== run A ==
==> flow/design.v <==
`timescale 1ns / 1ps
module compff2(ce,clk,x1,img1,x2,img2,y1,img3,y2,img4);
input ce,clk;
input signed [15:0] x1,img1,x2,img2;
output reg signed [15:0] y1,img3,y2,img4;
always @(posedge clk)
begin
y1 <= x1+x2;
img3 <= img1+ img2 ;
y2 <= x1-x2;
img4 <= img1 - img2;
end
endmodule
`timescale 1ns / 1ps
module compff4(ce,clk,xa1,imga1,xa2,imga2,xa3,imga3,xa4,imga4,yb1,imgb1,yb2,imgb2,yb3,imgb3,yb4,imgb4);
input ce,clk;
input signed[15:0] xa1,imga1,xa2,imga2,xa3,imga3,xa4,imga4;
output reg signed [15:0]yb1,imgb1,yb2,imgb2,yb3,imgb3,yb4,imgb4;
wire signed [15:0] yc1,imgc1,yc2,imgc2,yc3,imgc3,yc4,imgc4;
compff2 a0(ce,clk,xa1,imga1,xa3,imga3,yc1,imgc1,yc2,imgc2);
compff2 a1(ce,clk,xa2,imga2,xa4,imga4,yc3,imgc3,yc4,imgc4);
always @(posedge clk)
begin 
yb1 <= yc1 + yc3;
imgb1 <= imgc1 + imgc3;
yb2 <= yc2 + imgc4;
imgb2 <=  imgc2 - yc4 ;
yb3 <= yc1 - yc3;
imgb3 <= imgc1 - imgc3;
yb4 <= yc2 - imgc4;
imgb4 <= imgc2 +  yc4 ;
end
endmodule
`timescale 1ns / 1ps
module compff8(ce,clk,xg1,imgg1,xg2,imgg2,xg3,imgg3,xg4,imgg4,xg5,imgg5,xg6,imgg6,xg7,imgg7,xg8,imgg8,yh1,imgh1,yh2,imgh2,yh3,imgh3,yh4,imgh4,yh5,imgh5,yh6,imgh6,yh7,imgh7,yh8,imgh8);
input ce,clk;
input signed[15:0] xg1,imgg1,xg2,imgg2,xg3,imgg3,xg4,imgg4,xg5,imgg5,xg6,imgg6,xg7,imgg7,xg8,imgg8;
output reg signed[15:0] yh1,imgh1,yh2,imgh2,yh3,imgh3,yh4,imgh4,yh5,imgh5,yh6,imgh6,yh7,imgh7,yh8,imgh8;
wire signed [15:0] ya[7:0],imga[7:0];
compff4 b1(ce,clk,xg1,imgg1,xg3,imgg3,xg5,imgg5,xg7,imgg7,ya[0],imga[0],ya[1],imga[1],ya[2],imga[2],ya[3],imga[3]);
compff4 b2(ce,clk,xg2,imgg2,xg4,imgg4,xg6,imgg6,xg8,imgg8,ya[4],imga[4],ya[5],imga[5],ya[6],imga[6],ya[7],imga[7]);
function signed [15:0] m707;
input signed [15:0] s;
reg signed [31:0] p;
begin
p = s * 32'sd23167 + 32'sd16384;
m707 = p[30:15];
end
endfunction
always @(posedge clk)                
begin
yh1 <= ya[0] + ya[4]  ;
imgh1 <= imga[0] + imga[4] ;
yh2 <= ya[1]+ m707(ya[5] + imga[5]) ;
imgh2 <= imga[1]+ m707(imga[5] - ya[5]) ;
yh3 <= ya[2] + imga[6];
imgh3 <= imga[2] - ya[6];
yh4 <= ya[3] + m707(imga[7] - ya[7]);
imgh4 <= imga[3] - m707(ya[7] + imga[7]);
yh5 <= ya[0] - ya[4];
imgh5 <= imga[0] - imga[4];
yh6 <= ya[1] - m707(ya[5] + imga[5]);
imgh6 <= imga[1] + m707( ya[5] - imga[5]);
yh7 <= ya[2] - imga[6];
imgh7 <= imga[2] + ya[6];
yh8 <= ya[3] + m707(ya[7] - imga[7]);
imgh8 <= imga[3] + m707(ya[7] + imga[7]);
end
endmodule
Settings: LEC_CHECK=0, CAP_MARGIN=20, CORE_MARGIN=2, CORE_UTILIZATION=68, CTS_CLUSTER_SIZE=90, MAX_ROUTING_LAYER=met4, SLEW_MARGIN=20; clock period 9.0 ns.
run.sh (not shown) runs the stock make flow with config.mk's settings and CLKGATE_MAP_FILE=.
Run A: it failed during global routing, and the tool reported ODB-0269.
[inputs] run B vs run A
- MAX_ROUTING_LAYER removed (was met4)
- CTS_CLUSTER_SIZE removed (was 90)
- CORE_UTILIZATION changed from 68 to 65
- the clock period (ns, I/O delays scaled along) changed from 9.0 to 8.98
Results
Diff run A -> run B: cell area after placement now sits at about the same level; die boundary width went up by 8.0 um; number of buffers added by the clock tree synthesis step rose 4.
From the logs: run B reached the end of the flow and failed the layout checks with negative setup slack.
Run B against run A: worst slack at placement increased by 0.026 ns relative to the old numbers; count of standard-cell rows increased by 3 relative to the old numbers; cell area after synthesis closely matched the old numbers; floorplan-stage core utilization decreased by 3.1 points relative to the old numbers.
Area share of and-or/or-and cells after synthesis: run A vs run B, no meaningful difference
Inputs modified between run B and run C:
- setting CTS_CLUSTER_SIZE to 57 for the first time
- changing CORE_UTILIZATION from 65 to 71
- changing the clock period (ns, I/O delays scaled along) from 8.98 to 9.07
Notes after the runs:
Of run B and run C, none finishes clean. As the logs show, run C stopped at global routing after a tool error, so it never reached the end of the flow. In the tables for run B and run C, total of cells resized after clock tree synthesis reads lower with run B. Lower floorplan core area among run B and run C: run C. Diff run B -> run C | post-CTS setup-driven buffer insertion count | increase of 4. Diff run B..run C | yosys stat chip area | unchanged. The placed cell count in run C sits 179 below the value recorded for run B. When the final numbers for run B and run C were put side by side, the die span in y turned out to be greater in run B. In run C relative to run B, detailed placer's ending HPWL had gone down slightly.
Setup changes, run C to run D
- a change of CORE_UTILIZATION from 71 to 40
- an added PLACE_DENSITY of 0.82
- an added HOLD_SLACK_MARGIN of -0.01
- a deleted CTS_CLUSTER_SIZE that had been 57
- a change of the clock period (ns, I/O delays scaled along) from 9.07 to 12.0
--- outcome ---
Comparing run C against run D, there is no change at all in register share after synthesis.
Run D: number of post-CTS setup repair buffers 68 below run C
On number of standard-cell rows in the floorplan: run D sits above run C.
NOTE: core box area in run D exceeds that of run C
Looking only at minimum setup slack after placement, and setting everything else aside, the lower value of run C and run D goes to run C.
Run D was carried through to the last stage, and its layout satisfied the timing, DRC and antenna checks.
Delta (run D minus run C): number of instances in the placed design increased by 459 relative to the old numbers; cell resize tally after clock tree synthesis decreased by 293 relative to the old numbers; height of the die increased by 110 um relative to the old numbers; half-perimeter wire length after placement increased by about 1.1% relative to the old numbers; synthesized area closely matched the old numbers.
Compared to run C, run D was floorplanned on a bigger die.
## Diff of input files: run E against run D
- CORE_UTILIZATION now 68, was 40
- HOLD_SLACK_MARGIN now 0.29, was -0.01
- PLACE_DENSITY no longer set, was 0.82
- CTS_CLUSTER_SIZE now 57, previously not set
- the clock period (ns, I/O delays scaled along) now 9.0, was 12.0
### Flow results
Across run D and run E, a clean result was obtained everywhere but in run E.
Status(run E) = ERROR, stage = global routing
Die height in run E is 110 um lower than in run D
Diff run D -> run E | placed cell area | increase of 4900 um^2
Floorplan die area on run E is ahead of run D.
[compare] base=run D new=run E: setup slack after placement now smaller, area of the core went down by 41%, fraction of the mapped netlist area in compound gates stayed essentially flat.
Diff run D..run E | total standard cell area after synthesis | unchanged
Across both runs, number of gates resized after CTS was higher for run E than for run D.
Modified inputs, run F compared to run E
- a deleted HOLD_SLACK_MARGIN that had been 0.29
- a deleted CTS_CLUSTER_SIZE that had been 57
- a change of CORE_UTILIZATION from 68 to 62
- a change of the clock period (ns, I/O delays scaled along) from 9.0 to 11.2
### Flow results
In the metrics for run E and run F, the one carrying the higher number of CTS-inserted buffers is run F. Run F | status: complete | timing, DRC, antenna: pass. Deepest level of the CTS H-tree: run F vs run E identical. Run F against run E: total half-perimeter wirelength after legalization and detailed placement lost 8.5%; floorplan core area higher. From run E to run F, post-synthesis async set-or-reset flop share did not move at all.


Setup of job 2777:
// compff8: RTL as listed in full above, without the edits since
make LEC_CHECK=0 CAP_MARGIN=20 CORE_MARGIN=2 CORE_UTILIZATION=72 CTS_CLUSTER_DIAMETER=336 CTS_CLUSTER_SIZE=100 SETUP_SLACK_MARGIN=1.38 SLEW_MARGIN=20 TNS_END_PERCENT=10 finish   # period 8.07 ns
No final results exist for job 2777, since it was stopped by error GRT-0232 during global routing (5_1_grt).
For job 731, these inputs were changed with respect to job 2777:
- an added ABC_AREA of 1
- a deleted CTS_CLUSTER_SIZE that had been 100
- a deleted TNS_END_PERCENT that had been 10
- a deleted SETUP_SLACK_MARGIN that had been 1.38
- a change of CTS_CLUSTER_DIAMETER from 336 to 98
- a change of the clock period (ns, I/O delays scaled along) from 8.07 to 8.24
[summary]
- NOTE vertical die size job 2777->job 731 increased by a few percent
- Flow for job 2777 halted at global routing (5_1_grt), error code GRT-0232.
- Job 731: flow complete, layout not clean; failing: setup timing
- Going from job 2777 to job 731, post-synthesis average cell area shrinks by about 14%.
- Count of instantiated cells in the yosys netlist up about 30% in job 731 wrt job 2777
- Pre-CTS setup slack for job 731 is higher than for job 2777.
- Post-synth area from yosys stat in job 731 is about 10% above job 2777.
- Between job 731 and job 2777, it is job 731 whose adder-cell area share of the yosys netlist is lower, by 4.0 points.
- [compare] base=job 2777 new=job 731: depth of the CTS H-tree now larger; area fraction in compound gates after synthesis lower; die area increased by 10% relative to the old numbers.
[inputs] job 3284 vs job 731
- CTS_CLUSTER_DIAMETER no longer set, was 98
- CORE_UTILIZATION now 40, was 72
- ABC_AREA no longer set, was 1
- the clock period (ns, I/O delays scaled along) now 12.0, was 8.24
Job 3284: all stages complete, timing, DRC and antenna checks passed. Re total met2 wirelength after detailed routing: job 3284 and job 731 aren't equal, and the lower value belongs to job 3284. Total CTS buffers (job 3284 vs. job 731) increases by a few percent. On post-synthesis cell count, the lower figure sits with job 3284, not job 731.
diff inputs: job 3284 => job 3013
- ABC_AREA now 1, previously not set
- CORE_UTILIZATION now 66, was 40
- the clock period (ns, I/O delays scaled along) now 9.6, was 12.0
Results
- Re largest fanout on the critical path: job 3013 is 1 up on job 3284.
- Between job 3013 and job 3284, the non-clock buffer count figures differ only marginally.
- Looking at capturing instance or port of the critical path, the imgh6[10]$_DFF_P_ result is from job 3013; the imgh2[15]$_DFF_P_ one comes from job 3284.
Edits applied to the flow inputs when going from job 3013 to job 8078:
- a change of CORE_UTILIZATION from 66 to 70
- a deleted ABC_AREA that had been 1
- an added CTS_CLUSTER_SIZE of 25
- an added MAX_ROUTING_LAYER of met4
- a change of the clock period (ns, I/O delays scaled along) from 9.6 to 8.98
## What came out
- The flow ran to completion for all of job 3013 and job 8078 but job 8078, which stopped partway.
- Job 8078 did not run to completion, as it errored out during global routing (5_1_grt).
- From job 3013 to job 8078 the numbers moved as follows: number of library cell types mapped by synthesis +about 65%; fraction of the yosys area taken by sequential cells climbed 1.7 points.
- Job 8078 ended up with a higher number of buffers added for setup after CTS than job 3013 did.
- Comparing job 3013 and job 8078, the higher number of placed instances with taps included is on job 3013.
- CTS buffer count (job 8078 vs. job 3013) decreases slightly
- Relative to job 3013, number of instances in the synthesized netlist decreased by 22% in job 8078.
- In job 8078, the fraction of the mapped netlist area in simple logic gates came out 6.1 points below the value in job 3013.
- The synthesized area in job 8078 is 0.905 times that in job 3013.
- Compared with job 3013, in job 8078 number of cell instances after yosys synthesis dropped 22%; post-synthesis chip area from yosys dropped about 10%.
The following lists how job 6717 was set up differently from job 8078:
- CTS_CLUSTER_SIZE changed from 25 to 57
- CORE_UTILIZATION changed from 70 to 66
- MAX_ROUTING_LAYER removed (was met4)
## What came out
- What ended job 8078 was a tool error in global routing (5_1_grt); the run never finished.
- The flow for job 6717 finished, though final verification flagged setup timing.
- Taking job 8078 as the reference point, the site row count of job 6717 rises by 3.
- Job 6717 vs. job 8078: horizontal die dimension went up by about 3%, die area went up by 6.0%, placement-stage cell area was more or less identical, post-CTS repair timing setup buffer count went up by 5.
